## CPU
module CPU(
    input logic clk,
    input logic rst,
    output logic [31:0] im_addr,
    input  logic [31:0] im_rdata,     
    output logic [31:0] dm_addr,
    output logic [31:0] dm_wdata,    
    output logic [3:0]  dm_web,       
    input  logic [31:0] dm_rdata      
);
logic [31:0] IF_PC;
logic [31:0] IF_pc4;
logic [31:0] IF_PC_next;
logic [31:0] IF_instr;
logic [31:0] ID_PC;
logic [31:0] ID_pc4;
logic [31:0] ID_instr;
logic IF_ID_stall;
logic IF_ID_flush;
logic [6:0] ID_opcode;
logic [4:0] ID_rd;
logic [2:0] ID_funct3;
logic [4:0] ID_rs1;
logic [4:0] ID_rs2;
logic [6:0] ID_funct7;
logic [31:0] ID_rs1_data;
logic [31:0] ID_rs2_data;
logic [31:0] ID_imm;
logic [1:0] ID_ALUOp;
logic [1:0] ID_ALUSrcA;
logic ID_ALUSrcB;
logic ID_Branch;
logic ID_Jal;
logic ID_Jalr;
logic ID_MemWrite;
logic ID_MemRead;
logic ID_RegWrite;
logic [1:0] ID_ResultSrc;
logic [3:0] ID_ALUControl;
logic [31:0] ID_pc_imm;
logic [31:0] ID_jalr_target;
logic ID_eq;
logic ID_lt;
logic ID_ltu;
logic ID_take_branch;
logic [1:0] ID_PCSel;
logic [1:0] ID_ForwardA;
logic [1:0] ID_ForwardB;
logic [31:0] ID_forward_rs1;
logic [31:0] ID_forward_rs2;
  ...
For scale: roughly 6,300 cells after synthesis, roughly 1,500 flip-flops, ~170 I/O pins, roughly 0.083 sq mm of cells after synthesis.
==> flow/config.mk <==
export PLATFORM = sky130hd
export DESIGN_NAME = CPU
export DESIGN_NICKNAME = CPU
export VERILOG_FILES = /design/flow/design.v
export SDC_FILE = /design/flow/constraint.sdc
export NUM_CORES = 4
export LEC_CHECK = 0
export CAP_MARGIN = 20
export CORE_MARGIN = 2
export CORE_UTILIZATION = 72
export CTS_CLUSTER_DIAMETER = 97
export CTS_CLUSTER_SIZE = 60
export SLEW_MARGIN = 20
==> flow/constraint.sdc <==
create_clock -name core_clock -period 4.21 [get_ports {clk}]
set_input_delay 0.8420 -clock core_clock [delete_from_list [all_inputs] [get_ports {clk}]]
set_output_delay 0.8420 -clock core_clock [all_outputs]
set_load 0.01 [all_outputs]
run.sh (not shown) runs the stock make flow with config.mk's settings and CLKGATE_MAP_FILE=.
The first run aborted during 5_1_grt.
Rerun with:
--- a/flow/config.mk
+++ b/flow/config.mk
@@ -6,4 +6,5 @@
 export NUM_CORES = 4
 export LEC_CHECK = 0
+export ABC_AREA = 1
 export CAP_MARGIN = 20
 export CORE_MARGIN = 2
@@ -11,3 +12,7 @@
 export CTS_CLUSTER_DIAMETER = 97
 export CTS_CLUSTER_SIZE = 60
+export HOLD_SLACK_MARGIN = 0.29
+export MAX_ROUTING_LAYER = met4
+export PLACE_DENSITY_LB_ADDON = 0.04
+export SETUP_SLACK_MARGIN = 1.06
 export SLEW_MARGIN = 20
==> flow/constraint.sdc (replaced) <==
create_clock -name core_clock -period 4.08 [get_ports {clk}]
set_input_delay 0.8160 -clock core_clock [delete_from_list [all_inputs] [get_ports {clk}]]
set_output_delay 0.8160 -clock core_clock [all_outputs]
set_load 0.01 [all_outputs]
Effect:
- The new run died in 5_1_grt
- die size goes up by 5.1%
- synthesized cell count goes up by 65%
- synthesized area goes up by 5.1%
Rerun with:
==> flow/config.mk (replaced) <==
export PLATFORM = sky130hd
export DESIGN_NAME = CPU
export DESIGN_NICKNAME = CPU
export VERILOG_FILES = /design/flow/design.v
export SDC_FILE = /design/flow/constraint.sdc
export NUM_CORES = 4
export LEC_CHECK = 0
export CAP_MARGIN = 20
export CORE_MARGIN = 2
export CORE_UTILIZATION = 40
export PLACE_DENSITY = 0.6
export SLEW_MARGIN = 20
==> flow/constraint.sdc (replaced) <==
create_clock -name core_clock -period 7.98 [get_ports {clk}]
set_input_delay 1.5960 -clock core_clock [delete_from_list [all_inputs] [get_ports {clk}]]
set_output_delay 1.5960 -clock core_clock [all_outputs]
set_load 0.01 [all_outputs]
After rerunning:
- The changed run ran to the end with no violations
- synthesized cell count drops by well over a third
- die size went up by well over a third
- area after synthesis falls by a few percent
Rerun with:
--- a/flow/config.mk
+++ b/flow/config.mk
@@ -9,4 +9,5 @@
 export CORE_MARGIN = 2
 export CORE_UTILIZATION = 40
-export PLACE_DENSITY = 0.6
+export SETUP_SLACK_MARGIN = 1.59
 export SLEW_MARGIN = 20
+export TNS_END_PERCENT = 80
==> flow/constraint.sdc (replaced) <==
create_clock -name core_clock -period 8.5 [get_ports {clk}]
set_input_delay 1.7000 -clock core_clock [delete_from_list [all_inputs] [get_ports {clk}]]
set_output_delay 1.7000 -clock core_clock [all_outputs]
set_load 0.01 [all_outputs]
Outcome: Combinational power drops by 6.2%. Design area climbs by about 0.4%. Sequential cell count stays the same. First-iteration DRC count drops by about 9%. Utilization climbs by 0.18 points. Synthesized area stays the same. Worst hold slack degrades by 14 ps. Non-clock buffer count drops by 16. Total power drops by about 5.6%. Maximum frequency climbs by about 14%.

Starting RTL as in the previous note.
==> flow/design.v (excerpt) <==
module CPU(
    input logic clk,
    input logic rst,
    output logic [31:0] im_addr,
    input  logic [31:0] im_rdata,     
    output logic [31:0] dm_addr,
    output logic [31:0] dm_wdata,    
    output logic [3:0]  dm_web,       
    input  logic [31:0] dm_rdata      
);
export LEC_CHECK = 0
export ABC_AREA = 0
export CAP_MARGIN = 20
export CELL_PAD_IN_SITES_GLOBAL_PLACEMENT = 0
export CORE_MARGIN = 7
export CORE_UTILIZATION = 39
export GPL_ROUTABILITY_DRIVEN = 0
export GPL_TIMING_DRIVEN = 0
export HOLD_SLACK_MARGIN = 0.28
export MAX_ROUTING_LAYER = met5
export PLACE_DENSITY_LB_ADDON = 0.0
export SETUP_SLACK_MARGIN = 2.2
export SLEW_MARGIN = 20
create_clock -name core_clock -period 10.2 [get_ports {clk}]
Next try:
==> flow/config.mk (replaced) <==
export PLATFORM = sky130hd
export DESIGN_NAME = CPU
export DESIGN_NICKNAME = CPU
export VERILOG_FILES = /design/flow/design.v
export SDC_FILE = /design/flow/constraint.sdc
export NUM_CORES = 4
export LEC_CHECK = 0
export CAP_MARGIN = 20
export CORE_MARGIN = 2
export CORE_UTILIZATION = 61
export SETUP_SLACK_MARGIN = 1.16
export SLEW_MARGIN = 20
export TNS_END_PERCENT = 5
==> flow/constraint.sdc (replaced) <==
create_clock -name core_clock -period 4.43 [get_ports {clk}]
set_input_delay 0.8860 -clock core_clock [delete_from_list [all_inputs] [get_ports {clk}]]
set_output_delay 0.8860 -clock core_clock [all_outputs]
set_load 0.01 [all_outputs]
=> Now the flow finished but failed the layout checks on setup timing. Routed wire length is about the same. Global-route usage rises by 20 points. Final cell count falls by 0.81%. Die area falls by 38%. Worst hold slack degrades by 0.0094 ns.
Next try:
--- a/flow/config.mk
+++ b/flow/config.mk
@@ -8,6 +8,6 @@
 export CAP_MARGIN = 20
 export CORE_MARGIN = 2
-export CORE_UTILIZATION = 61
-export SETUP_SLACK_MARGIN = 1.16
+export CORE_UTILIZATION = 58
+export CTS_CLUSTER_SIZE = 100
+export PLACE_DENSITY = 0.6
 export SLEW_MARGIN = 20
-export TNS_END_PERCENT = 5
==> flow/constraint.sdc (replaced) <==
create_clock -name core_clock -period 5.39 [get_ports {clk}]
set_input_delay 1.0780 -clock core_clock [delete_from_list [all_inputs] [get_ports {clk}]]
set_output_delay 1.0780 -clock core_clock [all_outputs]
set_load 0.01 [all_outputs]
After rerunning: The new run ran to the end with violations: setup timing; sequential cell count stays the same; cell area goes down slightly; worst setup slack is better by 1.5 ns; critical path depth goes up by 5; routed wire length goes down by a few percent; via count goes down by a few percent; cell count goes down by a few percent; power goes down by about a fifth.
Next try:
--- a/flow/config.mk
+++ b/flow/config.mk
@@ -8,6 +8,5 @@
 export CAP_MARGIN = 20
 export CORE_MARGIN = 2
-export CORE_UTILIZATION = 58
-export CTS_CLUSTER_SIZE = 100
+export CORE_UTILIZATION = 62
 export PLACE_DENSITY = 0.6
 export SLEW_MARGIN = 20
==> flow/constraint.sdc (replaced) <==
create_clock -name core_clock -period 7.98 [get_ports {clk}]
set_input_delay 1.5960 -clock core_clock [delete_from_list [all_inputs] [get_ports {clk}]]
set_output_delay 1.5960 -clock core_clock [all_outputs]
set_load 0.01 [all_outputs]
The changed run completed without violations.
Wire length went down by roughly a tenth.
Sequential power fell by a quarter to a third.
Design area decreases by roughly a tenth.
Via count fell by roughly a tenth.
Count of clock-buffer cells in the layout is higher by 2.
Maximum frequency falls by about a fifth.
Hold slack is worse by 0.0036 ns.
Setup slack gets better by 0.97 ns.
Global-route usage came out lower by 1.2 points.
First-iteration DRC count shrinks by roughly a tenth.
Power and IR drop assume default switching activity.
